run 1:
## Risc_32_bit
module Risc_32_bit
(
  input         clk       ,
  input         rst_n     ,
  output [31:0] imem_addr ,
  input  [31:0] imem_rdata,
  output [31:0] dmem_addr ,
  output [31:0] dmem_wdata,
  output        dmem_we   ,
  input  [31:0] dmem_rdata
);
  parameter ImmSelI = 3'b000;
  parameter ImmSelS = 3'b001;
  parameter ImmSelB = 3'b010;
  parameter ImmSelJ = 3'b011;
  parameter ImmSelU = 3'b100;
  parameter ImmSelR = 3'b111;
  wire [31:0] if_inst;
  wire [31:0] if_pc  ;
  wire [31:0] id_pc    ;
  wire [6:0]  id_opcode;
  wire [31:0] id_inst  ;
  wire [4:0]  id_rd    ;
  wire [4:0]  id_rs1   ;
  wire [4:0]  id_rs2   ;
  wire [2:0]  id_funct3;
  wire [6:0]  id_funct7;
  wire [2:0]  id_ImmSel;
  wire [31:0] id_imm   ;
  wire [1:0]  id_PCSel ;
  wire        id_BrUn  ;
  wire        id_ASel  ;
  wire        id_BSel  ;
  wire        id_MemRW ;
  wire        id_RegWEn;
  wire [1:0]  id_WBSel ;
  wire [3:0]  id_ALUSel;
  wire [31:0] id_DataA ;
  wire [31:0] id_DataB ;
  wire [31:0] id_jump_pc;
  wire [31:0] ex_imm         ;
  wire        ex_we          ;
  wire [31:0] ex_DataA       ;
  wire [31:0] ex_DataB       ;
  wire [31:0] ex_pc          ;
  wire [4:0]  ex_rd          ;
  wire [4:0]  ex_rs1         ;
  wire [4:0]  ex_rs2         ;
  wire [2:0]  ex_ImmSel      ;
  wire        ex_BrEq        ;
  ...
For scale: ~1400 flip-flops, about 160 I/O pins, ~80000 um2 of cells after synthesis.
export LEC_CHECK = 0
export ABC_AREA = 1
export CAP_MARGIN = 30
export CELL_PAD_IN_SITES_DETAIL_PLACEMENT = 1
export CELL_PAD_IN_SITES_GLOBAL_PLACEMENT = 2
export CORE_MARGIN = 2
export CORE_UTILIZATION = 40
export CTS_CLUSTER_DIAMETER = 133
export CTS_CLUSTER_SIZE = 15
export GPL_TIMING_DRIVEN = 0
export HOLD_SLACK_MARGIN = 0.03
export MAX_ROUTING_LAYER = met5
export MIN_ROUTING_LAYER = met2
export SETUP_SLACK_MARGIN = 0.44
export SLEW_MARGIN = 15
export TNS_END_PERCENT = 50
create_clock -name core_clock -period 8.5 [get_ports {clk}]
run.sh (not shown) runs the stock make flow with config.mk's settings and CLKGATE_MAP_FILE=.
Seen in the log of run 1: GRT-0116 during 5_1_grt, after which the run never completed.
## Diff of input files: run 2 against run 1
Settings: removing CTS_CLUSTER_DIAMETER (formerly 133); changing CORE_UTILIZATION from 40 to 43; removing GPL_TIMING_DRIVEN (formerly 0); removing MIN_ROUTING_LAYER (formerly met2); removing SETUP_SLACK_MARGIN (formerly 0.44); removing HOLD_SLACK_MARGIN (formerly 0.03); removing TNS_END_PERCENT (formerly 50); changing SLEW_MARGIN from 15 to 20; removing CELL_PAD_IN_SITES_DETAIL_PLACEMENT (formerly 1); changing CAP_MARGIN from 30 to 20; removing MAX_ROUTING_LAYER (formerly met5); removing ABC_AREA (formerly 1); removing CELL_PAD_IN_SITES_GLOBAL_PLACEMENT (formerly 2); removing CTS_CLUSTER_SIZE (formerly 15); changing the clock period (ns, I/O delays scaled along) from 8.5 to 4.41.
==> results <==
Among run 1 and run 2, the run that stopped before the end is run 1, and it is the only one.
In run 2 the implementation completed, yet the final layout does not meet the checks, the culprit being setup timing.
Run 1 did not finish: a tool error stopped it during 5_1_grt.
The cell count in the Yosys report number comes out lower for run 2 vs run 1.
In run 2, synthesized netlist cell count is lower than in run 1.
The higher cell area after technology mapping came out of run 1.
Per the comparison of run 2 with run 1, post-synthesis compound-gate area fraction went down; async set or reset register ratio after synthesis did not really move.
> inputs changed (run 2 -> run 3)
Settings: CORE_UTILIZATION: 43 -> 40; the clock period (ns, I/O delays scaled along): 4.41 -> 8.5.
--- outcome ---
Of run 2 and run 3, just one finished clean: run 3. The internal power component in run 2 is 2.0 times that in run 3. Summary: with run 2 as the reference, aggregate routed wire length in run 3 moved down by a few percent. | power share of the clock group | run 3 vs run 2 | 2.2 points higher |. In the flow results for run 2 and run 3, the wire length of the first global-routing pass is smaller on run 3. Comparing run 2 against run 3, there is no change at all in synthesized cell area.
Inputs modified between run 3 and run 4:
Settings: an added CTS_CLUSTER_SIZE of 54; a change of CORE_UTILIZATION from 40 to 66; a change of the clock period (ns, I/O delays scaled along) from 8.5 to 5.07.
Notes after the runs:
- Status(run 4) = ERROR, stage = 5_1_grt
- [compare] base=run 3 new=run 4: post-synthesis adder-cell area fraction comparable; synthesized area comparable; buffers inserted during post-CTS setup optimization now larger; die boundary height now smaller; horizontal die dimension now smaller.
- Starting utilization of the core area: run 4 higher than run 3
- Diff run 3 -> run 4: die area decreased 39%; placer's final routability congestion estimate increased 0.14.
What run 5 does differently from run 4 at the input level:
Settings: CTS_CLUSTER_SIZE removed (was 54); CORE_UTILIZATION changed from 66 to 44; the clock period (ns, I/O delays scaled along) changed from 5.07 to 4.36.
==> results <==
Run 4 did not make it past 5_1_grt, where a tool error ended it.
Status run 5: flow complete, layout not clean - setup timing
Half-perimeter wire length of the detailed placement result: run 5 > run 4
From run 4 to run 5 the numbers moved as follows: row count shows an increase of about 23%; width of the die shows an increase of 78 um; cell count after placement shows an increase of 12%.

## north
Starting RTL as in the previous note.
clock: 8.5 ns
lec_check: 0
abc_area: 1
cap_margin: 30
cell_pad_in_sites_detail_placement: 1
cell_pad_in_sites_global_placement: 1
core_margin: 2
core_utilization: 51
cts_cluster_diameter: 133
cts_cluster_size: 15
gpl_timing_driven: 0
hold_slack_margin: 0.03
max_routing_layer: met5
min_routing_layer: met2
setup_slack_margin: 0.44
slew_margin: 15
tns_end_percent: 50
north did not finish; the tool stopped in global routing with error GRT-0116.
Edits applied to the flow inputs when going from north to south:
- GPL_TIMING_DRIVEN: 0 -> unset
- CTS_CLUSTER_DIAMETER: 133 -> unset
- CELL_PAD_IN_SITES_GLOBAL_PLACEMENT: 1 -> unset
- HOLD_SLACK_MARGIN: 0.03 -> 0.28
- MAX_ROUTING_LAYER: met5 -> met4
- CTS_CLUSTER_SIZE: 15 -> 69
- CORE_UTILIZATION: 51 -> 40
- ABC_AREA: 1 -> unset
- MIN_ROUTING_LAYER: met2 -> unset
--- outcome ---
- south finished every step from synthesis to the final layout, and the layout passed the timing, design-rule and antenna checks.
- Fraction of synthesized cell area in xor and xnor cells: south > north
- Fraction of synthesized area in multiplexers, north and south: lower on north
- Comparing north and south, row count is lower on north.
- From north to south the numbers moved as follows: vertical die size rose by 11%, post-synthesis area per instance rose by 41%, post-synthesis share of cell area spent on and, or, nand and nor gates lost 4.5 points, number of standard cells after synthesis shrank by about 30%.
Power and IR drop assume default switching activity.
